==> design/flow/design.v <==
module huffman(clk, reset, gray_valid, gray_data, CNT_valid, CNT1, CNT2, CNT3, CNT4, CNT5, CNT6,
    code_valid, HC1, HC2, HC3, HC4, HC5, HC6, M1, M2, M3, M4, M5, M6);
input clk;
input reset;
input gray_valid;
input [7:0] gray_data;
output CNT_valid;
output [7:0] CNT1, CNT2, CNT3, CNT4, CNT5, CNT6;
output code_valid;
output [7:0] HC1, HC2, HC3, HC4, HC5, HC6;
output [7:0] M1, M2, M3, M4, M5, M6;
parameter Wait = 0;
parameter GetData = 1;
parameter Bubble = 2;
parameter Calculate = 3;
parameter Reorder = 4;
parameter Done = 5;
reg [2:0] state;
reg [7:0] gray_data_ [1:6];    
reg [5:0] group_ [1:6];        
reg [7:0] huffman_code [1:6];
reg [7:0] Mi_ [1:6];
reg [6:0] data_count;
reg [2:0] x, y;                
reg [2:0] last;                
reg [2:0] z;                   
reg finishGetData, finish;
assign CNT1 = gray_data_[1];
assign CNT2 = gray_data_[2];
assign CNT3 = gray_data_[3];
assign CNT4 = gray_data_[4];
assign CNT5 = gray_data_[5];
assign CNT6 = gray_data_[6];
assign CNT_valid = finishGetData;
assign HC1 = huffman_code[1];
assign HC2 = huffman_code[2];
assign HC3 = huffman_code[3];
assign HC4 = huffman_code[4];
assign HC5 = huffman_code[5];
assign HC6 = huffman_code[6];
assign M1 = Mi_[1];
assign M2 = Mi_[2];
assign M3 = Mi_[3];
assign M4 = Mi_[4];
assign M5 = Mi_[5];
assign M6 = Mi_[6];
assign code_valid = finish;
wire [7:0] upper_w = gray_data_[last - 3'd1];
wire [7:0] lower_w = gray_data_[last];
wire [5:0] upper_g = group_[last - 3'd1];
wire [5:0] lower_g = group_[last];
integer i;
always@(posedge clk)begin
  finishGetData <= 1'b0;
  finish <= 1'b0;
  if(reset)begin
	state <= Wait;
	data_count <= 7'd0;
	x <= 3'd1;
	y <= 3'd1;
	z <= 3'd1;
	last <= 3'd6;
	for(i = 1;i < 7;i = i + 1)begin
		gray_data_[i] <= 8'd0;
		group_[i] <= 6'd1 << (i - 1);
		Mi_[i] <= 8'd0;
		huffman_code[i] <= 8'd0;
	end
  end
  else begin
	case(state)
		Wait, GetData:begin
			if(gray_valid)begin
				state <= GetData;
				for(i = 1;i < 7;i = i + 1)
					if(gray_data == i)
						gray_data_[i] <= gray_data_[i] + 8'd1;
				data_count <= data_count + 7'd1;
				if(data_count == 7'd99)begin
					finishGetData <= 1'b1;
					state <= Bubble;
				end
			end
		end
		Bubble:begin
			if(gray_data_[x] < gray_data_[x + 3'd1])begin
				gray_data_[x] <= gray_data_[x + 3'd1];
				gray_data_[x + 3'd1] <= gray_data_[x];
				group_[x] <= group_[x + 3'd1];
				group_[x + 3'd1] <= group_[x];
			end
			if((x + y) < 6)
				x <= x + 3'd1;
			else begin
				x <= 3'd1;
				if(y == 3'd5)
					state <= Calculate;
				else
					y <= y + 3'd1;
			end
		end
		Calculate:begin
			for(i = 1;i < 7;i = i + 1)begin
				if(lower_g[i - 1])begin
					huffman_code[i] <= huffman_code[i] | (Mi_[i] + 8'd1);
					Mi_[i] <= {Mi_[i][6:0], 1'b1};
				end
				if(upper_g[i - 1])
					Mi_[i] <= {Mi_[i][6:0], 1'b1};
			end
			gray_data_[last - 3'd1] <= upper_w + lower_w;
			group_[last - 3'd1] <= upper_g | lower_g;
			last <= last - 3'd1;
			z <= last - 3'd1;
			if(last == 3'd2)begin
				finish <= 1'b1;
				state <= Done;
			end
			else
				state <= Reorder;
		end
		Reorder:begin
			if(z >= 3'd2 && gray_data_[z - 3'd1] < gray_data_[z])begin
				gray_data_[z] <= gray_data_[z - 3'd1];
				gray_data_[z - 3'd1] <= gray_data_[z];
				group_[z] <= group_[z - 3'd1];
				group_[z - 3'd1] <= group_[z];
				z <= z - 3'd1;
			end
			else
				state <= Calculate;
		end
		default:
			state <= Done;
	endcase
  end
end
endmodule
==> design/flow/run.sh <==
#!/bin/bash
# the make line also repeats each setting of config.mk as NAME=value (left out here)
make -C /OpenROAD-flow-scripts/flow DESIGN_CONFIG=/design/flow/config.mk WORK_HOME=/design/flow/orfs CLKGATE_MAP_FILE= finish
==> design/flow/config.mk <==
export PLATFORM = sky130hd
export DESIGN_NAME = huffman
export DESIGN_NICKNAME = huffman
export VERILOG_FILES = /design/flow/design.v
export SDC_FILE = /design/flow/constraint.sdc
export NUM_CORES = 4
export LEC_CHECK = 0
export CAP_MARGIN = 20
export CORE_MARGIN = 2
export CORE_UTILIZATION = 70
export CTS_CLUSTER_DIAMETER = 49
export CTS_CLUSTER_SIZE = 25
export SETUP_SLACK_MARGIN = 1.03
export SLEW_MARGIN = 20
export TNS_END_PERCENT = 65
==> design/flow/constraint.sdc <==
create_clock -name core_clock -period 5.91 [get_ports {clk}]
set_input_delay 1.1820 -clock core_clock [delete_from_list [all_inputs] [get_ports {clk}]]
set_output_delay 1.1820 -clock core_clock [all_outputs]
set_load 0.01 [all_outputs]
==> run notes, run 1 <==
fresh numbers from the pnr run: status=complete, but fails checks, Fail Reasons=setup timing, Setup WS post-layout=-0.00254 ns, compound-cell area share of the yosys netlist=15.5%, tally of nets with antenna violations remaining after routing=0, Synth Area in Adders=3.69%, kind of start point of the critical path=primary input, worst slack after detailed placement=-0.0939 ns, clock power share=45.2%, io pins=157, Tool Warnings=41, Crit path largest cell delay=0.59 ns, power dissipated by switching net loads=1050 uW, GRT Residual Overflow=0, depth of the CTS H-tree=1, async set or reset register ratio after synthesis=0%, via count of the routed design=16500, Finish-stage setup viols=1, Root Buffer Master=clkbuf_16, Max Freq=169 MHz, count of cells along the worst hold path=2, max-slew violation count=0, Post-CTS Hold Fix Bufs=0, Avg Cell Area, Syn=10.2 um^2, dominant kind of combinational cell=multiplexers, Critical Path RT=6.30 ns, Post-Place Cell Area=0.0183 mm^2, Yosys warning total=3, TritonCTS clock tree=built, highest-power group=registers, buffers from clock root to sink, at most=3, share of total power in combinational logic=6.6%, netlist area before placement=0.0160 mm^2, highest ir drop seen on vdd=0.280 mV, top cell family by delay on the critical path=AND-OR/OR-AND gates, largest net degree at the start of global routing=81, XORs/XNORs by Area=5.03%, final weighted congestion in routability-driven placement=1.06, gate count of the mapped netlist=1563, RSZ-0062 raised after global routing=true, critical path, cell by cell=buf_12 > nor2b_4 > mux2_4 > buf_4 > and2_1 > a211oi_1 > a31oi_1 > a21oi_2 > inv_1 > ha_1 > nor2b_2 > o311a_1 > o41a_1 > or2_4 > buf_4 > buf_4 > mux2i_1 > buf_4 > o22ai_1 > o31ai_4 > a22o_1, sequential area share after synthesis=37.0%, count leader, synth=nor2_1, wire length of the first global-routing pass=88300 um, Die H=155 um, count of buffers from port buffering=156, count of library flops with an enable pin=112, R2R depth=21, highest-delay cell along the critical path=o31ai_4, cell area after layout=0.0202 mm^2, DRC violations left=0, post-synthesis sequential element count=240, WP depth=21, area share, top type=21.0%, Worst R2R Start=state[5]$_DFF_P_, number of sinks on the clock net=240, combinational power=249 uW, CP arrival=6.31 ns, drt total wl=65100 um, Fin Clk Skew=0.0512 ns, minimum setup slack among reg-to-reg paths=0.25 ns, antenna violations before repair=2, library cell appearing most often on the critical path=buf_4, post-synthesis simple-gate area fraction=14.1%, final setup TNS=-0.00254 ns, Inserted Clock Buffers=25, kind of critical path=in -> reg, crit-path max FO=8, non-filler instance count after layout=2075, Leakage Power=0.00783 uW, number of distinct library cell variants in the gate-level netlist after synthesis=79, average via count per standard cell=7.95, hold path endpoint=huffman_code[4][0]$_SDFFE_PP0P_, site row count=55, Avg WL per Cell=31.4 um, power drawn by the sequential cells=1820 uW, area of the chip=0.0241 mm^2, mux contribution to synthesized area=21.1%, area inside the core boundary=0.0226 mm^2, launch point of the critical path=reset, final period demand of the worst path=5.91 ns, Pint=2720 uW, start point of the worst min-delay path=huffman_code[4][0]$_SDFFE_PP0P_, area added between synthesis and finish=26.1%, timing endpoint of the critical path=group_[5][5]$_DFFE_PP_, Switching Share=27.9%, fraction of the cycle the final worst path needs=100%, cell types occupying the most area after synthesis=edfxtp_1, dfxtp_1, mux4_2, vias in the first global route=15400, type of element capturing the critical path=register, ys flop type=dfxtp_1, total iterations of the first detailed-routing run=14, count of routing violations after the opening detailed-route iteration=3616, Slew @ Worst Pin=1.21 ns, starting density of the core=71.0%, list of most frequent post-synthesis cells=nor2_1, dfxtp_1, nand2_1, type of the most critical hold path=reg -> reg, most area-hungry cell type in the Yosys netlist=edfxtp_1, Max-cap violations=0, clock insertion delay at the later pin of the skew report=0.57 ns, summed standard-cell area reported by yosys=0.0160 mm^2, total buffers and inverters traversed by the critical path=6, Flop pwr share=48.2%, number of standard cells reported by yosys=1563, Relative slew margins=19.6%, x dimension of the die=155 um, capture point of the worst reg-to-reg path=group_[5][5]$_DFFE_PP_, clock network power consumption=1700 uW, cell count after placement=1989, final net count=1829, final hold violations=0, number of nets in the synthesized netlist=1620, Power Dens Cells=186 mW/mm^2, global-route usage over all layers=47.6%, post-DP HPWL=37700 um, clock transition at the registers of the reported paths=0.07 ns, fill cell instance count of the final layout=947
stage by stage:
stage	hold slack (ns)	util [%]	power (uW)
after floorplan	0.444	-	1950
final	0.470	89.5	3770
after CTS	0.475	87.5	3680
after global routing	0.504	89.5	3800
after detailed placement	0.457	81.0	2040
after global placement	0.446	81.0	2040
layer usage:
layer | up-vias | global-route usage [%] | part of all wire, %
li1 | 6328 | - | -
met1 | 7599 | 58.0 | 31
met2 | 1907 | 75.9 | 43
met3 | 666 | 15.7 | 17
met4 | 2 | 24.5 | 9.7
met5 | - | 0 | 0.026
area by class of cell:
| type | count | area (um^2) | share of cell area, % |
|---|---|---|---|
| inverters | 46 | 173 | 0.854 |
| diodes | 1 | 2.50 | 0.0124 |
| repair buffers | 271 | 2690 | 13.3 |
| well taps | 285 | 357 | 1.76 |
| flip-flops and latches | 240 | 5930 | 29.3 |
| clock buffers | 25 | 626 | 3.10 |
| clock inverters | 19 | 254 | 1.26 |
| multi-input cells | 1188 | 10200 | 50.4 |
repair_timing:
action	in CTS	in global routing
pin swaps	23	20
endpoints found under the setup margin	224	192
cloned	4	1
resized	66	61
buffers inserted	22	14
hold endpoints to repair	0	0
==> run 2, diff against run 1 <==
- CORE_UTILIZATION: 70 -> 40
- CTS_CLUSTER_DIAMETER: 49 -> unset
- CTS_CLUSTER_SIZE: 25 -> unset
- SETUP_SLACK_MARGIN: 1.03 -> unset
- TNS_END_PERCENT: 65 -> unset
- clock period: 5.91 -> 6.2 ns (I/O delays scaled with it)
==> run 2 against run 1 <==
The run now finishes clean. Die area up 73%. Critical endpoint is now gray_data_[5][1]$_DFFE_PP_. Non-clock buffer count down 35. Critical path type is now reg -> reg. Total power down 2.2%.
==> run notes, run 2 <==
fresh numbers from the pnr run: status=no timing/DRC/antenna violations, ys flop type=dfxtp_1, Relative slew margins=28.7% (+9.1 points), power drawn by the sequential cells=1730 uW (-5%), Slew @ Worst Pin=1.06 ns (-0.143 ns), x dimension of the die=204 um (+31%), antenna diode count=0 (-1), depth of the CTS H-tree=1 (unchanged), io pins=157 (unchanged), final net count=1796 (-1.8%), Avg WL per Cell=22.7 um (-28%), number of nets in the synthesized netlist=1620 (unchanged), Root Buffer Master=clkbuf_16, final weighted congestion in routability-driven placement=0.968 (-8.7%), launch point of the critical path=z[1]$_SDFFE_PP0N_, antenna violations before repair=0 (-2), share of total power in combinational logic=5.5% (-1.1 points), XORs/XNORs by Area=5.03% (unchanged), kind of start point of the critical path=register, GRT Residual Overflow=0 (unchanged), capture point of the worst reg-to-reg path=gray_data_[5][1]$_DFFE_PP_, fraction of the cycle the final worst path needs=94.5% (-5.5 points), area share, top type=21.0% (unchanged), Leakage Power=0.00751 uW (-4.1%), Setup WS post-layout=0.340 ns (+0.343 ns), non-filler instance count after layout=2286 (+10%), starting density of the core=40.4% (-31 points), final core utilization=49.4% (-40 points), highest-power group=clock, power dissipated by switching net loads=836 uW (-20%), number of standard cells reported by yosys=1563 (unchanged), total iterations of the first detailed-routing run=5 (-9), mux contribution to synthesized area=21.1% (unchanged), site row count=73 (+33%), clock transition at the registers of the reported paths=0.06 ns (about the same), CP arrival=6.16 ns (-0.15 ns), R2R depth=13 (-38%), total buffers and inverters traversed by the critical path=3 (-3), post-DP HPWL=39700 um (+5.2%), Power Dens Cells=188 mW/mm^2 (+0.88%), Fin Clk Skew=0.0194 ns (-0.0318 ns), sequential area share after synthesis=37.0% (unchanged), max-slew violation count=0 (unchanged), clock network power consumption=1750 uW (+3%), Tool Warnings=36 (-12%), DRC violations left=0 (unchanged), post-CTS setup buffers=0 (-100%), dominant kind of combinational cell=multiplexers, Avg Cell Area, Syn=10.2 um^2 (unchanged), Inserted Clock Buffers=28 (+12%), cell types occupying the most area after synthesis=edfxtp_1, dfxtp_1, mux4_2, combinational power=201 uW (-19%), number of distinct library cell variants in the gate-level netlist after synthesis=79 (unchanged), Yosys warning total=3 (unchanged), largest net degree at the start of global routing=89 (+9.9%), type of the most critical hold path=reg -> reg, highest ir drop seen on vdd=0.154 mV (-45%), gate count of the mapped netlist=1563 (unchanged), critical path, cell by cell=inv_1 > ha_1 > mux4_2 > mux2_2 > ha_1 > a211oi_1 > o211ai_1 > or4_1 > a21o_2 > buf_4 > o21ai_1 > inv_1 > a221o_1, count leader, synth=nor2_1, list of most frequent post-synthesis cells=nor2_1, dfxtp_1, nand2_1, global-route usage over all layers=24.6% (-23 points), final hold violations=0 (unchanged), area added between synthesis and finish=22.2%, top cell family by delay on the critical path=AND-OR/OR-AND gates, RSZ-0062 raised after global routing=false, Flop pwr share=46.9% (-1.3 points), vias in the first global route=13400 (-13%), Pint=2850 uW (+4.8%), hold path endpoint=huffman_code[2][0]$_SDFFE_PP0P_, async set or reset register ratio after synthesis=0% (unchanged), clock power share=47.6% (+2.4 points), worst slack after detailed placement=-0.245 ns (-0.151 ns), cell count after placement=2234 (+12%), Crit path largest cell delay=0.78 ns (+0.19 ns), count of library flops with an enable pin=112 (unchanged), Switching Share=22.7% (-5.2 points), clock insertion delay at the later pin of the skew report=0.55 ns (-0.02 ns), Worst R2R Start=z[1]$_SDFFE_PP0N_, buffers from clock root to sink, at most=3 (unchanged), fill cell instance count of the final layout=3702 (+290%), tally of nets with antenna violations remaining after routing=0 (unchanged), type of element capturing the critical path=register, Max-cap violations=0 (unchanged), most area-hungry cell type in the Yosys netlist=edfxtp_1, Finish-stage setup viols=0 (-1), Synth Area in Adders=3.69% (unchanged), minimum setup slack among reg-to-reg paths=0.34 ns (+0.09 ns), number of sinks on the clock net=240 (unchanged), compound-cell area share of the yosys netlist=15.5% (unchanged), average via count per standard cell=6.06 (-24%), summed standard-cell area reported by yosys=0.0160 mm^2 (unchanged), area inside the core boundary=0.0396 mm^2 (+76%), count of buffers from port buffering=156 (unchanged), count of routing violations after the opening detailed-route iteration=1451 (-60%), via count of the routed design=13800 (-16%), Die H=204 um (+31%), area of the chip=0.0417 mm^2 (+73%), TritonCTS clock tree=built, post-synthesis sequential element count=240 (unchanged), final period demand of the worst path=5.86 ns, timing endpoint of the critical path=gray_data_[5][1]$_DFFE_PP_, highest-delay cell along the critical path=or4_1, WP depth=13 (-38%), Max Freq=171 MHz, drt total wl=51800 um (-20%), combined flip-flop and latch cell area=0.00593 mm^2 (about the same), post-synthesis simple-gate area fraction=14.1% (unchanged), count of cells along the worst hold path=2 (unchanged), start point of the worst min-delay path=huffman_code[2][0]$_SDFFE_PP0P_, netlist area before placement=0.0160 mm^2 (unchanged), Comb gate area=0.00959 mm^2 (-5.7%), Critical Path RT=6.50 ns (+0.20 ns), wire length of the first global-routing pass=80200 um (-9.1%), kind of critical path=reg -> reg, crit-path max FO=34 (+26)
run 2: layout make-up:
cell class                      count  share of cell area [%]
Multi-Input combinational cell   1187                    49.0
Sequential cell                   240                    30.3
Timing Repair Buffer              236                    11.5
Clock buffer                       35                    4.08
Tap cell                          525                    3.35
Clock inverter                     17                   0.971
Inverter                           46                   0.882
run 2: stage by stage:
step                      cell area, um^2  setup TNS [ns]  power (uW)  hold WS (ns)
final                               19600               0        3680         0.464
after global routing                19600               0        3790         0.491
after CTS                           19600               0        3710         0.472
after detailed placement            18600           -4.82        1960         0.455
after global placement              18600           -5.69        1950         0.449
after floorplan                     16100               0        1850         0.444
run 2: timing repair:
item,CTS,global route
gates resized,0,2
endpoints found under the setup margin,0,5
hold buffers,0,0
run 2: metal layers:
| metal | vias up | track usage [%] | part of all wire (%) |
|---|---|---|---|
| met3 | 77 | 4.18 | 8.8 |
| li1 | 6256 | - | - |
| met5 | - | 0 | 0 |
| met1 | 6837 | 35.6 | 44 |
| met2 | 673 | 38.3 | 45 |
| met4 | 0 | 5.87 | 2.0 |
==> run 3, diff against run 2 <==
- CORE_UTILIZATION: 40 -> 65
- CTS_CLUSTER_DIAMETER: unset -> 30
- CTS_CLUSTER_SIZE: unset -> 72
- HOLD_SLACK_MARGIN: unset -> -0.09
- SETUP_SLACK_MARGIN: unset -> -0.3
- TNS_END_PERCENT: unset -> 65
- clock period: 6.2 -> 4.53 ns (I/O delays scaled with it)
==> run 3 against run 2 <==
Now fails the layout checks on setup timing. Sequential power increased by 36%. Hold slack improved by 0.0033 ns. Register-to-register slack lost 1.0 ns. Critical path type is now in -> reg. Critical endpoint is now group_[6][1]$_DFFE_PP_. Largest cell class unchanged.
==> run notes, run 3 <==
fresh numbers from the pnr run: Flop pwr share=35.7% (-11 points), type of element capturing the critical path=register, area inside the core boundary=0.0242 mm^2 (-39%), buffers from clock root to sink, at most=3 (unchanged), Setup WS post-layout=-0.734 ns (-1.07 ns), clock power share=58.1% (+10 points), average via count per standard cell=7.65 (+26%), DRC violations left=0 (unchanged), post-synthesis sequential element count=240 (unchanged), fraction of the cycle the final worst path needs=116% (+22 points), number of sinks on the clock net=240 (unchanged), worst slack after detailed placement=-1.32 ns (-1.08 ns), R2R depth=18 (+5), final weighted congestion in routability-driven placement=1.05 (+8.1%), kind of start point of the critical path=primary input, most area-hungry cell type in the Yosys netlist=edfxtp_1, count leader, synth=nor2_1, Avg WL per Cell=30.6 um (+35%), start point of the worst min-delay path=huffman_code[5][3]$_SDFFE_PP0P_, x dimension of the die=161 um (-21%), crit-path max FO=8 (-76%), Pint=4840 uW (+70%), total iterations of the first detailed-routing run=12 (+7), compound-cell area share of the yosys netlist=15.5% (unchanged), RSZ-0062 raised after global routing=true, Die H=161 um (-21%), Inserted Clock Buffers=51 (+82%), Post-Place Cell Area=0.0201 mm^2 (+8.0%), TritonCTS clock tree=built, count of routing violations after the opening detailed-route iteration=3827 (+160%), clock transition at the registers of the reported paths=0.06 ns (about the same), combinational power=410 uW (+100%), highest ir drop seen on vdd=0.354 mV (+130%), drt total wl=72000 um (+39%), Power Dens Cells=294 mW/mm^2 (+56%), timing endpoint of the critical path=group_[6][1]$_DFFE_PP_, Synth Area in Adders=3.69% (unchanged), fill cell instance count of the final layout=827 (-78%), tally of nets with antenna violations remaining after routing=0 (unchanged), status=complete, but fails checks, via count of the routed design=18000 (+30%), max-slew violation count=0 (unchanged), area of the chip=0.0259 mm^2 (-38%), top cell family by delay on the critical path=multiplexers, minimum setup slack among reg-to-reg paths=-0.66 ns (-1.00 ns), final period demand of the worst path=5.26 ns, final hold violations=0 (unchanged), clock insertion delay at the later pin of the skew report=0.60 ns (+0.05 ns), starting density of the core=66.1% (+26 points), Worst R2R Start=state[5]$_DFF_P_, post-DP HPWL=41300 um (+4.2%), GRT Residual Overflow=0 (unchanged), number of nets in the synthesized netlist=1620 (unchanged), count of cells along the worst hold path=2 (unchanged), Yosys warning total=3 (unchanged), ys flop type=dfxtp_1, power dissipated by switching net loads=1740 uW (+110%), Root Buffer Master=clkbuf_16, kind of critical path=in -> reg, wire length of the first global-routing pass=98500 um (+23%), site row count=57 (-22%), gate count of the mapped netlist=1563 (unchanged), critical path, cell by cell=buf_8 > nor2b_4 > mux2i_4 > buf_12 > buf_4 > mux4_2 > nand2_1 > o21ai_1 > ha_1 > nand2b_1 > o311a_1 > o41a_1 > or2_4 > mux2i_4 > buf_6 > buf_16 > mux4_2 > mux2_4 > a22o_1, highest-power group=clock, Leakage Power=0.00916 uW (+22%), async set or reset register ratio after synthesis=0% (unchanged), non-filler instance count after layout=2355 (+3.0%), list of most frequent post-synthesis cells=nor2_1, dfxtp_1, nand2_1, Slew @ Worst Pin=1.10 ns (+0.0409 ns), total buffers and inverters traversed by the critical path=5 (+2), type of the most critical hold path=reg -> reg, Finish-stage setup viols=224 (+224), post-synthesis simple-gate area fraction=14.1% (unchanged), global-route usage over all layers=49.4% (+25 points), final net count=2044 (+14%), Tool Warnings=43 (+19%), summed standard-cell area reported by yosys=0.0160 mm^2 (unchanged), clock network power consumption=3830 uW (+120%), count of buffers from port buffering=156 (unchanged), Max Freq=190 MHz, netlist area before placement=0.0160 mm^2 (unchanged), depth of the CTS H-tree=2 (+1), number of standard cells reported by yosys=1563 (unchanged), sequential area share after synthesis=37.0% (unchanged), Critical Path RT=4.85 ns (-1.65 ns), Crit path largest cell delay=0.55 ns (-0.23 ns), cell types occupying the most area after synthesis=edfxtp_1, dfxtp_1, mux4_2, share of total power in combinational logic=6.2% (+0.7 points), highest-delay cell along the critical path=mux4_2, CP arrival=5.58 ns (-0.58 ns), capture point of the worst reg-to-reg path=group_[6][1]$_DFFE_PP_, mux contribution to synthesized area=21.1% (unchanged), area share, top type=21.0% (unchanged), count of library flops with an enable pin=112 (unchanged), Avg Cell Area, Syn=10.2 um^2 (unchanged), antenna violations before repair=1 (+1), Relative slew margins=26.2% (-2.5 points), vias in the first global route=17100 (+28%), power drawn by the sequential cells=2350 uW (+36%), area added between synthesis and finish=40.0%, Fail Reasons=setup timing, io pins=157 (unchanged), number of distinct library cell variants in the gate-level netlist after synthesis=79 (unchanged), hold_ws=0.468 ns (+0.00335 ns), largest net degree at the start of global routing=116 (+30%), Max-cap violations=0 (unchanged), cell count after placement=2230 (-0.18%), cell area after layout=0.0224 mm^2 (+15%), dominant kind of combinational cell=multiplexers, hold path endpoint=huffman_code[5][3]$_SDFFE_PP0P_, WP depth=19 (+6), XORs/XNORs by Area=5.03% (unchanged), Fin Clk Skew=0.0532 ns (+0.0338 ns), launch point of the critical path=reset, PnR Total Power=6590 uW (+79%), Switching Share=26.5% (+3.8 points)
## run 3: cell type report
type	count	area, um^2	share of cell area, %
antenna	1	2.50	0.0112
sequential	240	5930	26.4
inverter	46	173	0.770
clock buffer	57	1310	5.83
multi-input combinational	1187	9950	44.4
timing repair buffer	461	4230	18.8
clock inverter	39	435	1.94
tap	324	405	1.81
## run 3: metrics by stage
stage	TNS (ns)	util, %
final	-76.06	92.5
after global routing	-79.25	92.5
after CTS	-33.74	91.3
after detailed placement	-179.65	82.8
after global placement	-141.29	82.8
after floorplan	-144.62	-
## run 3: repair_timing
item / CTS / global route
buffers inserted: 19 / 9
endpoints found under the setup margin: 88 / 213
resized: 29 / 46
pin swaps: 9 / 14
hold buffers: 0 / 0
gates cloned: 1 / 0
## run 3: layer usage
metal  up-vias  track usage [%]  wire length (um)  part of all wire (%)
met5         -            0.947               131                  0.18
met4         6             31.3              7650                    11
met3       822             18.0             11400                    16
met2      2182             76.8             30600                    42
met1      8234             58.4             22200                    31
li1       6774                -                 -                     -
==> run 4, diff against run 3 <==
- CAP_MARGIN: 20 -> 35
- CELL_PAD_IN_SITES_DETAIL_PLACEMENT: unset -> 0
- CELL_PAD_IN_SITES_GLOBAL_PLACEMENT: unset -> 3
- CORE_ASPECT_RATIO: unset -> 1.69
- CORE_MARGIN: 2 -> 7
- CORE_UTILIZATION: 65 -> 57
- CTS_CLUSTER_DIAMETER: 30 -> 148
- CTS_CLUSTER_SIZE: 72 -> 61
- GPL_TIMING_DRIVEN: unset -> 0
- HOLD_SLACK_MARGIN: -0.09 -> 0.14
- MAX_ROUTING_LAYER: unset -> met5
- MIN_ROUTING_LAYER: unset -> met2
- PLACE_DENSITY: unset -> 0.36
- SETUP_SLACK_MARGIN: -0.3 -> -0.1
- SLEW_MARGIN: 20 -> 35
- TNS_END_PERCENT: 65 -> 15
- clock period: 4.53 -> 5.71 ns (I/O delays scaled with it)
==> run 4 against run 3 <==
The run now fails in global placement without I/O (3_1_place_gp_skip_io). Synthesized area unchanged. Synthesized cell count unchanged. Die area up 28%.
==> run notes, run 4 <==
yosys + openroad results -> XORs/XNORs by Area=5.03% (unchanged), gate count of the mapped netlist=1563 (unchanged), site row count=79 (+39%), summed standard-cell area reported by yosys=0.0160 mm^2 (unchanged), tool error message=[ERROR GPL-0301] Utilization 113.523 % exceeds 100%., dominant kind of combinational cell=multiplexers, mux contribution to synthesized area=21.1% (unchanged), x dimension of the die=143 um (-11%), most area-hungry cell type in the Yosys netlist=edfxtp_1, Failed at=global placement without I/O (3_1_place_gp_skip_io), area share, top type=21.0% (unchanged), list of most frequent post-synthesis cells=nor2_1, dfxtp_1, nand2_1, Yosys warning total=3 (unchanged), async set or reset register ratio after synthesis=0% (unchanged), area of the chip=0.0332 mm^2 (+28%), number of nets in the synthesized netlist=1620 (unchanged), count leader, synth=nor2_1, number of distinct library cell variants in the gate-level netlist after synthesis=79 (unchanged), number of standard cells reported by yosys=1563 (unchanged), status=stopped before the end, Avg Cell Area, Syn=10.2 um^2 (unchanged), post-synthesis simple-gate area fraction=14.1% (unchanged), netlist area before placement=0.0160 mm^2 (unchanged), area inside the core boundary=0.0276 mm^2 (+14%), compound-cell area share of the yosys netlist=15.5% (unchanged), Synth Area in Adders=3.69% (unchanged), starting density of the core=58.1% (-8.0 points), sequential area share after synthesis=37.0% (unchanged), ys flop type=dfxtp_1, Die H=232 um (+44%), cell types occupying the most area after synthesis=edfxtp_1, dfxtp_1, mux4_2, count of library flops with an enable pin=112 (unchanged), post-synthesis sequential element count=240 (unchanged)
==> run 5, diff against run 4 <==
- ABC_AREA: unset -> 1
- CAP_MARGIN: 35 -> 20
- CELL_PAD_IN_SITES_GLOBAL_PLACEMENT: 3 -> unset
- CORE_ASPECT_RATIO: 1.69 -> 0.92
- CORE_MARGIN: 7 -> 2
- CORE_UTILIZATION: 57 -> 44
- CTS_CLUSTER_DIAMETER: 148 -> 143
- CTS_CLUSTER_SIZE: 61 -> 28
- GPL_TIMING_DRIVEN: 0 -> unset
- HOLD_SLACK_MARGIN: 0.14 -> unset
- MAX_ROUTING_LAYER: met5 -> unset
- MIN_ROUTING_LAYER: met2 -> unset
- PLACE_DENSITY: 0.36 -> unset
- PLACE_DENSITY_LB_ADDON: unset -> 0.03
- SETUP_SLACK_MARGIN: -0.1 -> unset
- TNS_END_PERCENT: 15 -> unset
- clock period: 5.71 -> 4.59 ns (I/O delays scaled with it)
==> run 5 against run 4 <==
Now clean on timing, DRC and antenna. Synthesized area is 5.8% higher. Die area increased by 21%. Synthesized cell count rose by 59%.
==> run notes, run 5 <==
fresh numbers from the pnr run: status=no timing/DRC/antenna violations, top cell family by delay on the critical path=buffers and inverters, TritonCTS clock tree=built, Tool Warnings=37, total iterations of the first detailed-routing run=6, non-filler instance count after layout=3214, type of the most critical hold path=reg -> reg, power drawn by the sequential cells=2310 uW, starting density of the core=44.9% (-13 points), mux contribution to synthesized area=0% (-21 points), via count of the routed design=18400, hold_ws=0.457 ns, buffers from clock root to sink, at most=3, final weighted congestion in routability-driven placement=1.03, CP arrival=4.73 ns, Finish-stage setup viols=0, share of total power in combinational logic=9.4%, most area-hungry cell type in the Yosys netlist=edfxtp_1, compound-cell area share of the yosys netlist=20.0% (+4.5 points), Yosys warning total=3 (unchanged), Crit path largest cell delay=0.32 ns, clock network power consumption=1260 uW, crit-path max FO=16, area inside the core boundary=0.0378 mm^2 (+37%), highest-delay cell along the critical path=a211oi_4, clock transition at the registers of the reported paths=0.12 ns, Post-CTS Hold Fix Bufs=0, count leader, synth=nand2_1, io pins=157, area share, top type=19.8% (-1.1 points), Flop pwr share=58.6%, WP depth=26, GRT Residual Overflow=0, antenna violations before repair=0, highest ir drop seen on vdd=0.229 mV, combinational power=368 uW, dominant kind of combinational cell=simple AND/OR/NAND/NOR gates, count of routing violations after the opening detailed-route iteration=2358, global-route usage over all layers=32.2%, x dimension of the die=209 um (+46%), max-slew violation count=0, highest-power group=registers, number of sinks on the clock net=240, type of element capturing the critical path=register, gate count of the mapped netlist=2478 (+59%), final period demand of the worst path=4.36 ns, netlist area before placement=0.0169 mm^2 (+5.8%), worst slack after detailed placement=-0.399 ns, kind of critical path=in -> reg, site row count=68 (-14%), post-DP HPWL=52100 um, Die H=192 um (-17%), fill cell instance count of the final layout=3680, count of library flops with an enable pin=112 (unchanged), number of distinct library cell variants in the gate-level netlist after synthesis=49 (-38%), Switching Share=25.4%, number of standard cells reported by yosys=2478 (+59%), final setup TNS=0 ns, Avg WL per Cell=20.8 um, wire length of the first global-routing pass=99400 um, tally of nets with antenna violations remaining after routing=0, capture point of the worst reg-to-reg path=gray_data_[6][7]$_DFFE_PP_, final net count=2776, Leakage Power=0.00928 uW, R2R depth=17, average via count per standard cell=5.73, post-synthesis simple-gate area fraction=30.1% (+16 points), area added between synthesis and finish=24.2%, Relative slew margins=42.5%, summed standard-cell area reported by yosys=0.0169 mm^2 (+5.8%), fraction of the cycle the final worst path needs=95.1%, post-synthesis sequential element count=240 (unchanged), Root Buffer Master=clkbuf_16, Avg Cell Area, Syn=6.84 um^2 (-33%), Critical Path RT=4.96 ns, Fin Clk Skew=0.0525 ns, sequential area share after synthesis=35.0% (-2.0 points), Inserted Clock Buffers=12, vias in the first global route=16600, clock power share=32.0%, start point of the worst min-delay path=huffman_code[6][4]$_SDFFE_PP0P_, cell area after layout=0.0211 mm^2, final hold violations=0, timing endpoint of the critical path=group_[0][2]$_DFFE_PP_, XORs/XNORs by Area=2.68% (-2.3 points), Max-cap violations=0, minimum setup slack among reg-to-reg paths=0.28 ns, Max Freq=229 MHz, library cell appearing most often on the critical path=nand3_1, Power Dens Cells=187 mW/mm^2, hold path endpoint=huffman_code[6][4]$_SDFFE_PP0P_, area of the chip=0.0401 mm^2 (+21%), number of nets in the synthesized netlist=2535 (+56%), clock insertion delay at the later pin of the skew report=0.53 ns, ys flop type=dfxtp_1, async set or reset register ratio after synthesis=0% (unchanged), Pint=2930 uW, drt total wl=67000 um, Slew @ Worst Pin=0.863 ns, list of most frequent post-synthesis cells=nand2_1, nand3_1, o21ai_0, Worst R2R Start=z[1]$_SDFFE_PP0N_, cell types occupying the most area after synthesis=edfxtp_1, dfxtp_1, nand2_1, Setup WS post-layout=0.226 ns, Synth Area in Adders=3.48% (-0.20 points), kind of start point of the critical path=primary input, depth of the CTS H-tree=1, DRC violations left=0, largest net degree at the start of global routing=70, power dissipated by switching net loads=1000 uW, count of cells along the worst hold path=2, RSZ-0062 raised after global routing=true, count of buffers from port buffering=156, antenna diode count=0, cell count after placement=3183, total buffers and inverters traversed by the critical path=9, launch point of the critical path=reset, Post-Place Cell Area=0.0204 mm^2
run 5: metrics by stage:
| step | power, uW | util, % |
|---|---|---|
| after floorplan | 2500 | - |
| after global placement | 2700 | 53.9 |
| after detailed placement | 2700 | 53.9 |
| after CTS | 3950 | 54.9 |
| after global routing | 4060 | 55.7 |
| final | 3940 | 55.7 |
run 5: area by class of cell:
type                            instances  area [um^2]  area share (%)
Clock buffer                           16          315            1.50
Clock inverter                          3         50.0           0.238
Inverter                              233          880            4.18
Multi-Input combinational cell       1882         9770            46.4
Sequential cell                       240         5930            28.2
Tap cell                              490          613            2.91
Timing Repair Buffer                  350         3500            16.6
run 5: per-layer routing:
layer | vias to the layer above | wire [um] | GRT usage, %
li1 | 8845 | - | -
met1 | 8530 | 29900 | 47.4
met2 | 967 | 26900 | 45.6
met3 | 74 | 9260 | 11.3
met4 | 0 | 982 | 5.47
met5 | - | 0 | 0
run 5: repair_timing:
| item | CTS | global route |
|---|---|---|
| setup buffers | 0 | 9 |
| endpoints found under the setup margin | 0 | 181 |
| hold endpoints to repair | 0 | 0 |
| gates resized | 0 | 49 |
==> run 6, diff against run 5 <==
- ABC_AREA: 1 -> unset
- CELL_PAD_IN_SITES_DETAIL_PLACEMENT: 0 -> unset
- CORE_ASPECT_RATIO: 0.92 -> unset
- CORE_UTILIZATION: 44 -> 66
- CTS_CLUSTER_DIAMETER: 143 -> unset
- CTS_CLUSTER_SIZE: 28 -> unset
- PLACE_DENSITY_LB_ADDON: 0.03 -> unset
- SETUP_SLACK_MARGIN: unset -> 1.13
- SLEW_MARGIN: 35 -> 20
- clock period: 4.59 -> 5.13 ns (I/O delays scaled with it)
==> run 6 against run 5 <==
The flow now stops in global routing (5_1_grt). Synthesized area down 5.5%. Synthesized cell count down 37%. Die area down 36%.
==> run notes, run 6 <==
yosys + openroad results -> status=stopped before the end, Failed at=global routing (5_1_grt), tool error message=[ERROR GRT-0232] Routing congestion too high. Check the congestion heatmap in the GUI., cell types occupying the most area after synthesis=edfxtp_1, dfxtp_1, mux4_2, Synth Area in Adders=3.69% (+0.20 points), Die H=160 um (-17%), Root Buffer Master=clkbuf_16, GRT Residual Overflow=13, area inside the core boundary=0.0241 mm^2 (-36%), area of the chip=0.0255 mm^2 (-36%), post-DP HPWL=39700 um (-24%), number of nets in the synthesized netlist=1620 (-36%), count leader, synth=nor2_1, dominant kind of combinational cell=multiplexers, XORs/XNORs by Area=5.03% (+2.3 points), number of standard cells reported by yosys=1563 (-37%), number of distinct library cell variants in the gate-level netlist after synthesis=79 (+61%), Avg Cell Area, Syn=10.2 um^2 (+50%), most area-hungry cell type in the Yosys netlist=edfxtp_1, buffers from clock root to sink, at most=3 (unchanged), list of most frequent post-synthesis cells=nor2_1, dfxtp_1, nand2_1, Inserted Clock Buffers=26 (+14), area share, top type=21.0% (+1.1 points), starting density of the core=66.5% (+22 points), netlist area before placement=0.0160 mm^2 (-5.5%), compound-cell area share of the yosys netlist=15.5% (-4.5 points), site row count=57 (-16%), io pins=157 (unchanged), number of sinks on the clock net=240 (unchanged), final weighted congestion in routability-driven placement=1.03 (-0.18%), count of buffers from port buffering=156 (unchanged), mux contribution to synthesized area=21.1% (+21 points), post-synthesis simple-gate area fraction=14.1% (-16 points), ys flop type=dfxtp_1, x dimension of the die=160 um (-23%), gate count of the mapped netlist=1563 (-37%), post-synthesis sequential element count=240 (unchanged), count of library flops with an enable pin=112 (unchanged), sequential area share after synthesis=37.0% (+2.0 points), cell count after placement=2144 (-33%), global-route usage over all layers=79.2%, async set or reset register ratio after synthesis=0% (unchanged), Yosys warning total=3 (unchanged), summed standard-cell area reported by yosys=0.0160 mm^2 (-5.5%), depth of the CTS H-tree=1 (unchanged)
## run 6: per-layer routing
layer  GRT usage (%)  overflow
met1            79.2         0
met4            77.4         2
met2            94.1         6
met5            45.1         2
met3            65.2         3
## run 6: repair_timing
item | 4_1_cts
setup endpoints to repair | 230
pin swaps | 85
hold buffers | 0
buffers inserted | 51
cloned | 4
gates resized | 240
## run 6: stage by stage
step	area [um^2]	power, uW	setup slack [ns]
detailed placement	19400	2390	-0.579
global placement	19400	2380	-0.383
CTS	21900	4230	0.135
floorplan	16200	2240	-0.573
==> run 7, diff against run 6 <==
- ABC_AREA: unset -> 1
- CAP_MARGIN: 20 -> 25
- CELL_PAD_IN_SITES_GLOBAL_PLACEMENT: unset -> 2
- CORE_ASPECT_RATIO: unset -> 1.6
- CORE_MARGIN: 2 -> 8
- CORE_UTILIZATION: 66 -> 48
- CTS_CLUSTER_DIAMETER: unset -> 244
- CTS_CLUSTER_SIZE: unset -> 100
- GPL_ROUTABILITY_DRIVEN: unset -> 1
- MAX_ROUTING_LAYER: unset -> met4
- MIN_ROUTING_LAYER: unset -> met1
- PLACE_DENSITY_LB_ADDON: unset -> 0.09
- SETUP_SLACK_MARGIN: 1.13 -> -0.13
- SLEW_MARGIN: 20 -> 40
- clock period: 5.13 -> 3.4 ns (I/O delays scaled with it)
==> run 7 against run 6 <==
The flow stops in global placement without I/O (3_1_place_gp_skip_io). Synthesized cell count grew 59%. Synthesized area increased by 5.8%. Die area is 63% higher.
==> run notes, run 7 <==
yosys + openroad results -> post-synthesis sequential element count=240 (unchanged), most area-hungry cell type in the Yosys netlist=edfxtp_1, post-synthesis simple-gate area fraction=30.1% (+16 points), status=stopped before the end, summed standard-cell area reported by yosys=0.0169 mm^2 (+5.8%), cell types occupying the most area after synthesis=edfxtp_1, dfxtp_1, nand2_1, area inside the core boundary=0.0351 mm^2 (+45%), tool error message=[ERROR FLW-0024] Place density exceeds 1.0 (current PLACE_DENSITY_LB_ADDON =  0.09). Please check if the value of  PLACE_DENSITY_LB_ADDON is between 0 and 0.99., XORs/XNORs by Area=2.68% (-2.3 points), area share, top type=19.8% (-1.1 points), starting density of the core=48.4% (-18 points), number of distinct library cell variants in the gate-level netlist after synthesis=49 (-38%), count of library flops with an enable pin=112 (unchanged), netlist area before placement=0.0169 mm^2 (+5.8%), Yosys warning total=3 (unchanged), compound-cell area share of the yosys netlist=20.0% (+4.5 points), sequential area share after synthesis=35.0% (-2.0 points), number of standard cells reported by yosys=2478 (+59%), Failed at=global placement without I/O (3_1_place_gp_skip_io), Die H=254 um (+59%), count leader, synth=nand2_1, site row count=87 (+53%), number of nets in the synthesized netlist=2535 (+56%), Avg Cell Area, Syn=6.84 um^2 (-33%), ys flop type=dfxtp_1, gate count of the mapped netlist=2478 (+59%), mux contribution to synthesized area=0% (-21 points), area of the chip=0.0417 mm^2 (+63%), list of most frequent post-synthesis cells=nand2_1, nand3_1, o21ai_0, dominant kind of combinational cell=simple AND/OR/NAND/NOR gates, x dimension of the die=165 um (+3.0%), async set or reset register ratio after synthesis=0% (unchanged), Synth Area in Adders=3.48% (-0.20 points)
==> run 8, diff against run 7 <==
- ABC_AREA: 1 -> unset
- CAP_MARGIN: 25 -> 20
- CELL_PAD_IN_SITES_GLOBAL_PLACEMENT: 2 -> unset
- CORE_ASPECT_RATIO: 1.6 -> unset
- CORE_MARGIN: 8 -> 2
- CORE_UTILIZATION: 48 -> 68
- CTS_CLUSTER_DIAMETER: 244 -> 29
- CTS_CLUSTER_SIZE: 100 -> 37
- GPL_ROUTABILITY_DRIVEN: 1 -> unset
- MAX_ROUTING_LAYER: met4 -> unset
- MIN_ROUTING_LAYER: met1 -> unset
- PLACE_DENSITY_LB_ADDON: 0.09 -> unset
- SETUP_SLACK_MARGIN: -0.13 -> 0.69
- SLEW_MARGIN: 40 -> 20
- clock period: 3.4 -> 5.55 ns (I/O delays scaled with it)
==> run 8 against run 7 <==
The run fails in global routing (5_1_grt). Synthesized cell count decreased by 37%. Synthesized area fell by 5.5%. Die area decreased by 41%.
==> run notes, run 8 <==
yosys + openroad results -> number of sinks on the clock net=240, XORs/XNORs by Area=5.03% (+2.3 points), number of distinct library cell variants in the gate-level netlist after synthesis=79 (+61%), x dimension of the die=157 um (-4.3%), Inserted Clock Buffers=48, post-DP HPWL=38200 um, Post-CTS Hold Fix Bufs=0, area inside the core boundary=0.0233 mm^2 (-33%), Yosys warning total=3 (unchanged), compound-cell area share of the yosys netlist=15.5% (-4.5 points), site row count=56 (-36%), async set or reset register ratio after synthesis=0% (unchanged), area share, top type=21.0% (+1.1 points), sequential area share after synthesis=37.0% (+2.0 points), count leader, synth=nor2_1, count of buffers from port buffering=156, dominant kind of combinational cell=multiplexers, buffers from clock root to sink, at most=3, Die H=157 um (-38%), gate count of the mapped netlist=1563 (-37%), summed standard-cell area reported by yosys=0.0160 mm^2 (-5.5%), netlist area before placement=0.0160 mm^2 (-5.5%), number of nets in the synthesized netlist=1620 (-36%), cell types occupying the most area after synthesis=edfxtp_1, dfxtp_1, mux4_2, tool error message=[ERROR GRT-0232] Routing congestion too high. Check the congestion heatmap in the GUI., GRT Residual Overflow=107, post-synthesis sequential element count=240 (unchanged), post-synthesis simple-gate area fraction=14.1% (-16 points), cell count after placement=2083, Synth Area in Adders=3.69% (+0.20 points), Avg Cell Area, Syn=10.2 um^2 (+50%), most area-hungry cell type in the Yosys netlist=edfxtp_1, starting density of the core=68.7% (+20 points), final weighted congestion in routability-driven placement=0.996, Failed at=global routing (5_1_grt), Root Buffer Master=clkbuf_16, count of library flops with an enable pin=112 (unchanged), list of most frequent post-synthesis cells=nor2_1, dfxtp_1, nand2_1, ys flop type=dfxtp_1, Post-Place Cell Area=0.0189 mm^2, mux contribution to synthesized area=21.1% (+21 points), io pins=157, global-route usage over all layers=78.0%, status=stopped before the end, number of standard cells reported by yosys=1563 (-37%), depth of the CTS H-tree=2, area of the chip=0.0248 mm^2 (-41%)
==> run 8: layer usage <==
| layer | global-route usage [%] | GRT overflow |
|---|---|---|
| met1 | 77.5 | 0 |
| met2 | 94.3 | 42 |
| met3 | 62.0 | 2 |
| met4 | 80.2 | 63 |
| met5 | 29.6 | 0 |
==> run 8: through the flow <==
stage / TNS [ns] / setup slack, ns
after detailed placement: -6.13 / -0.213
after floorplan: -8.96 / -0.237
after CTS: 0 / 0.458
after global placement: -0.742 / -0.102
==> run 8: repair_timing <==
item | CTS
gates resized | 52
endpoints found under the setup margin | 213
pin swaps | 29
buffers inserted | 15
cloned | 4
==> run 9, diff against run 8 <==
- CORE_UTILIZATION: 68 -> 58
- CTS_CLUSTER_DIAMETER: 29 -> unset
- CTS_CLUSTER_SIZE: 37 -> unset
- SETUP_SLACK_MARGIN: 0.69 -> unset
- clock period: 5.55 -> 2.99 ns (I/O delays scaled with it)
==> run 9 against run 8 <==
Die area up 17%. Synthesized area is the same. Synthesized cell count stayed put. Now fails the layout checks on setup timing.
==> run notes, run 9 <==
fresh numbers from the pnr run: final net count=2179, starting density of the core=59.3% (-9.4 points), site row count=60 (+7.1%), hold_ws=0.471 ns, post-synthesis sequential element count=240 (unchanged), fill cell instance count of the final layout=1107, tally of nets with antenna violations remaining after routing=0, timing endpoint of the critical path=group_[7][1]$_DFFE_PP_, library cell appearing most often on the critical path=buf_12, Finish-stage setup viols=232, power drawn by the sequential cells=3530 uW, CP arrival=5.49 ns, Relative slew margins=37.2%, area inside the core boundary=0.0270 mm^2 (+16%), global-route usage over all layers=46.7%, final period demand of the worst path=5.19 ns, type of element capturing the critical path=register, minimum setup slack among reg-to-reg paths=-2.20 ns, buffers from clock root to sink, at most=3 (unchanged), highest-power group=clock, number of nets in the synthesized netlist=1620 (unchanged), PnR Total Power=7970 uW, count of library flops with an enable pin=112 (unchanged), Max-cap violations=0, power dissipated by switching net loads=1920 uW, cell area after layout=0.0243 mm^2, Post-Place Cell Area=0.0210 mm^2 (+11%), Setup WS post-layout=-2.20 ns, cell types occupying the most area after synthesis=edfxtp_1, dfxtp_1, mux4_2, cell count after placement=2351 (+13%), depth of the CTS H-tree=1 (-1), total iterations of the first detailed-routing run=7, top cell family by delay on the critical path=multiplexers, post-DP HPWL=43500 um (+14%), sequential area share after synthesis=37.0% (unchanged), final hold violations=0, capture point of the worst reg-to-reg path=group_[7][1]$_DFFE_PP_, clock transition at the registers of the reported paths=0.07 ns, Slew @ Worst Pin=0.940 ns, Pint=6060 uW, GRT Residual Overflow=0, wire length of the first global-routing pass=102000 um, hold path endpoint=huffman_code[2][7]$_SDFFE_PP0P_, compound-cell area share of the yosys netlist=15.5% (unchanged), Avg WL per Cell=29.6 um, status=complete, but fails checks, count leader, synth=nor2_1, combinational power=718 uW, clock power share=46.7%, count of cells along the worst hold path=2, kind of critical path=reg -> reg, worst slack after detailed placement=-2.16 ns (-1.95 ns), DRC violations left=0, Inserted Clock Buffers=27 (-44%), largest net degree at the start of global routing=96, summed standard-cell area reported by yosys=0.0160 mm^2 (unchanged), Avg Cell Area, Syn=10.2 um^2 (unchanged), area added between synthesis and finish=51.7%, antenna violations before repair=1, x dimension of the die=170 um (+8.1%), drt total wl=73600 um, io pins=157 (unchanged), highest ir drop seen on vdd=0.476 mV, WP depth=20, start point of the worst min-delay path=huffman_code[2][7]$_SDFFE_PP0P_, via count of the routed design=17800, Comb gate area=0.0109 mm^2, count of routing violations after the opening detailed-route iteration=2530, number of distinct library cell variants in the gate-level netlist after synthesis=79 (unchanged), non-filler instance count after layout=2484, launch point of the critical path=state[5]$_DFF_P_, ys flop type=dfxtp_1, share of total power in combinational logic=9.0%, async set or reset register ratio after synthesis=0% (unchanged), R2R depth=20, Worst R2R Start=state[5]$_DFF_P_, gate count of the mapped netlist=1563 (unchanged), XORs/XNORs by Area=5.03% (unchanged), Root Buffer Master=clkbuf_16, Fin Clk Skew=0.0276 ns, highest-delay cell along the critical path=mux4_2, count of buffers from port buffering=156 (unchanged), list of most frequent post-synthesis cells=nor2_1, dfxtp_1, nand2_1, area of the chip=0.0290 mm^2 (+17%), critical path, cell by cell=nor2b_4 > mux2i_4 > buf_12 > buf_12 > mux4_2 > nor2_4 > a21oi_4 > ha_4 > inv_2 > o311a_1 > o41a_1 > buf_4 > buf_12 > nor3_1 > buf_4 > a21oi_4 > buf_6 > mux4_2 > mux2_4 > mux2_4, max-slew violation count=0, post-synthesis simple-gate area fraction=14.1% (unchanged), kind of start point of the critical path=register, number of standard cells reported by yosys=1563 (unchanged), Critical Path RT=3.29 ns, vias in the first global route=17600, dominant kind of combinational cell=multiplexers, fraction of the cycle the final worst path needs=174%, average via count per standard cell=7.18, most area-hungry cell type in the Yosys netlist=edfxtp_1, type of the most critical hold path=reg -> reg, Synth Area in Adders=3.69% (unchanged), RSZ-0062 raised after global routing=true, Flop pwr share=44.3%, Yosys warning total=3 (unchanged), TritonCTS clock tree=built, Fail Reasons=setup timing, number of sinks on the clock net=240 (unchanged), Power Dens Cells=328 mW/mm^2, Crit path largest cell delay=0.55 ns, Max Freq=193 MHz, area share, top type=21.0% (unchanged), crit-path max FO=8, mux contribution to synthesized area=21.1% (unchanged), Leakage Power=0.00994 uW, combined flip-flop and latch cell area=0.00593 mm^2, clock network power consumption=3720 uW, Tool Warnings=41, final weighted congestion in routability-driven placement=1.01 (+1.1%), netlist area before placement=0.0160 mm^2 (unchanged), total buffers and inverters traversed by the critical path=7, Die H=170 um (+8.1%), Switching Share=24.0%, clock insertion delay at the later pin of the skew report=0.56 ns
==> run 9: layout make-up <==
type                            count  share of cell area [%]
Multi-Input combinational cell   1189                    45.0
Inverter                           46                   0.731
Tap cell                          341                    1.76
Antenna cell                        1                  0.0103
Clock buffer                       34                    3.01
Clock inverter                     15                   0.968
Sequential cell                   240                    24.4
Timing Repair Buffer              618                    24.1
==> run 9: repair_timing <==
item / in CTS / in global routing
setup endpoints to repair: 232 / 232
pin swaps: 92 / 21
hold buffers: 0 / 0
setup buffers: 69 / 17
gates resized: 304 / 58
cloned: 7 / 3
==> run 9: per-layer routing <==
metal / vias to the layer above / track usage [%] / share of wire (%)
li1: 7039 / - / -
met5: - / 1.57 / 0.016
met3: 632 / 14.5 / 14
met1: 8409 / 55.2 / 33
met4: 2 / 31.1 / 9.4
met2: 1754 / 73.2 / 44
==> run 9: metrics by stage <==
step | util [%] | TNS (ns)
after floorplan | - | -429.70
after global placement | 77.6 | -409.38
after detailed placement | 77.6 | -422.92
after CTS | 88.5 | -311.27
after global routing | 89.9 | -454.08
final | 90.0 | -439.99
==> run 10, diff against run 9 <==
- CORE_UTILIZATION: 58 -> 65
- CTS_CLUSTER_DIAMETER: unset -> 29
- CTS_CLUSTER_SIZE: unset -> 72
- SETUP_SLACK_MARGIN: unset -> 0.69
- TNS_END_PERCENT: unset -> 60
- clock period: 2.99 -> 3.9 ns (I/O delays scaled with it)
==> run 10 against run 9 <==
The run now fails in clock tree synthesis (4_1_cts). Synthesized cell count did not move. Die area shrank 11%. Synthesized area stayed put.
==> run notes, run 10 <==
yosys + openroad results -> number of standard cells reported by yosys=1563 (unchanged), Yosys warning total=3 (unchanged), most area-hungry cell type in the Yosys netlist=edfxtp_1, area inside the core boundary=0.0242 mm^2 (-10%), Failed at=clock tree synthesis (4_1_cts), compound-cell area share of the yosys netlist=15.5% (unchanged), post-synthesis simple-gate area fraction=14.1% (unchanged), tool error message=[ERROR DPL-0033] detailed placement checks failed during check placement., count of buffers from port buffering=156 (unchanged), area of the chip=0.0259 mm^2 (-11%), number of distinct library cell variants in the gate-level netlist after synthesis=79 (unchanged), final weighted congestion in routability-driven placement=1.00 (-0.27%), summed standard-cell area reported by yosys=0.0160 mm^2 (unchanged), count leader, synth=nor2_1, post-DP HPWL=43300 um (-0.40%), list of most frequent post-synthesis cells=nor2_1, dfxtp_1, nand2_1, XORs/XNORs by Area=5.03% (unchanged), ys flop type=dfxtp_1, netlist area before placement=0.0160 mm^2 (unchanged), area share, top type=21.0% (unchanged), mux contribution to synthesized area=21.1% (unchanged), dominant kind of combinational cell=multiplexers, gate count of the mapped netlist=1563 (unchanged), post-synthesis sequential element count=240 (unchanged), x dimension of the die=161 um (-5.4%), worst slack after detailed placement=-1.50 ns (+0.662 ns), Die H=161 um (-5.4%), starting density of the core=66.1% (+6.8 points), Avg Cell Area, Syn=10.2 um^2 (unchanged), cell types occupying the most area after synthesis=edfxtp_1, dfxtp_1, mux4_2, status=stopped before the end, async set or reset register ratio after synthesis=0% (unchanged), sequential area share after synthesis=37.0% (unchanged), number of nets in the synthesized netlist=1620 (unchanged), Synth Area in Adders=3.69% (unchanged), count of library flops with an enable pin=112 (unchanged), site row count=57 (-5.0%), io pins=157 (unchanged)
==> run 10: per-stage QoR <==
step                area, um^2  instances  total power [uW]
global placement         20600       2304              3170
floorplan                16200       1563              2950
detailed placement       20600       2304              3190
Power is estimated from default activity; no workload was simulated.
